==> flow/design.v (excerpt) <==
module top (
	input sysclk,     
	input rst,        
	input button_in,
	input [15:0] student_id,
	output[3:0] D5_out,	
	output[3:0] D4_out,	
	output[3:0] D3_out,	
	output[3:0] D2_out,	
	output[3:0] D1_out		
);
Settings: LEC_CHECK=0, CAP_MARGIN=40, CELL_PAD_IN_SITES_GLOBAL_PLACEMENT=2, CORE_MARGIN=2, CORE_UTILIZATION=40, CTS_CLUSTER_SIZE=100, PLACE_DENSITY_LB_ADDON=0.05, SETUP_SLACK_MARGIN=5.0, SLEW_MARGIN=20; clock period 25.0 ns.
run.sh (not shown) runs the stock make flow with config.mk's settings and CLKGATE_MAP_FILE=.
The baseline finished with timing, DRC and antenna clean.
Rerun with:
==> flow/config.mk (replaced) <==
export PLATFORM = sky130hd
export DESIGN_NAME = top
export DESIGN_NICKNAME = top
export VERILOG_FILES = /design/flow/design.v
export SDC_FILE = /design/flow/constraint.sdc
export NUM_CORES = 4
export LEC_CHECK = 0
export ABC_AREA = 1
export CAP_MARGIN = 20
export CELL_PAD_IN_SITES_DETAIL_PLACEMENT = 1
export CORE_MARGIN = 6
export CORE_UTILIZATION = 40
export CTS_CLUSTER_DIAMETER = 358
export MAX_ROUTING_LAYER = met4
export PLACE_DENSITY_LB_ADDON = 0.17
export SLEW_MARGIN = 20
Outcome: The new run completed with no timing, DRC or antenna violations. Worst hold slack barely changes. Combinational power climbs by 28%. First-iteration DRC count drops by 29%. Via count climbs by 5.3%. Final area drops by 0.91%. Critical path depth climbs by 44. Cell count climbs by 15%. Total power climbs by 23%. Clock power climbs by about 2%. Die area climbs by 6.2%.
Rerun with:
==> flow/config.mk (replaced) <==
export PLATFORM = sky130hd
export DESIGN_NAME = top
export DESIGN_NICKNAME = top
export VERILOG_FILES = /design/flow/design.v
export SDC_FILE = /design/flow/constraint.sdc
export NUM_CORES = 4
export LEC_CHECK = 0
export ABC_AREA = 1
export CAP_MARGIN = 20
export CORE_MARGIN = 2
export CORE_UTILIZATION = 40
export CTS_CLUSTER_DIAMETER = 22
export CTS_CLUSTER_SIZE = 98
export SETUP_SLACK_MARGIN = -0.58
export SLEW_MARGIN = 20
Die size fell by 6.2%; final area barely changes; via count fell by 4.1%; routed wire length fell by 12%; count of clock-buffer cells in the layout stays the same; final cell count hardly moves; clock power fell by about 6%.
Rerun with:
==> flow/config.mk (replaced) <==
export PLATFORM = sky130hd
export DESIGN_NAME = top
export DESIGN_NICKNAME = top
export VERILOG_FILES = /design/flow/design.v
export SDC_FILE = /design/flow/constraint.sdc
export NUM_CORES = 4
export LEC_CHECK = 0
export CAP_MARGIN = 20
export CORE_MARGIN = 2
export CORE_UTILIZATION = 30
export CTS_CLUSTER_DIAMETER = 395
export CTS_CLUSTER_SIZE = 99
export SLEW_MARGIN = 20
- wire length grows by a few percent
- die size grows by a quarter to a third
- clock skew grows by 6.5 ps
- design area grows slightly
- core utilization shrinks by 10 points
- hold slack improved by 7.2 ps
- synthesized cell count shrinks by about a fifth
Rerun with:
--- a/flow/config.mk
+++ b/flow/config.mk
@@ -7,7 +7,9 @@
 export LEC_CHECK = 0
+export ABC_AREA = 1
 export CAP_MARGIN = 20
-export CORE_MARGIN = 2
-export CORE_UTILIZATION = 30
-export CTS_CLUSTER_DIAMETER = 395
-export CTS_CLUSTER_SIZE = 99
+export CORE_MARGIN = 10
+export CORE_UTILIZATION = 40
+export GPL_ROUTABILITY_DRIVEN = 1
+export GPL_TIMING_DRIVEN = 0
+export SETUP_SLACK_MARGIN = 5.0
 export SLEW_MARGIN = 20
=> Die area falls by about a fifth. Wire length is lower by a few percent. Power increases by about a fifth. Final area hardly moves. Clock skew fell by 6.9 ps. Global-route usage rose by 2.4 points. Core utilization climbs by 11 points. Worst setup slack improves by 1100 ps.
Rerun with:
==> flow/config.mk (replaced) <==
export PLATFORM = sky130hd
export DESIGN_NAME = top
export DESIGN_NICKNAME = top
export VERILOG_FILES = /design/flow/design.v
export SDC_FILE = /design/flow/constraint.sdc
export NUM_CORES = 4
export LEC_CHECK = 0
export CAP_MARGIN = 20
export CELL_PAD_IN_SITES_DETAIL_PLACEMENT = 1
export CORE_MARGIN = 7
export CORE_UTILIZATION = 40
export CTS_CLUSTER_DIAMETER = 291
export PLACE_DENSITY_LB_ADDON = 0.17
export SLEW_MARGIN = 20
=> The new run passed the timing, DRC and antenna checks. Power falls by 16%. Fmax goes down by about 7%. Clock-buffer cell count goes up by 1. Sequential cell count is unchanged. Design area goes down by about 1.3%. Die area is lower by 4.2%.
No activity file was given, so power comes from the tool's default toggle rates.
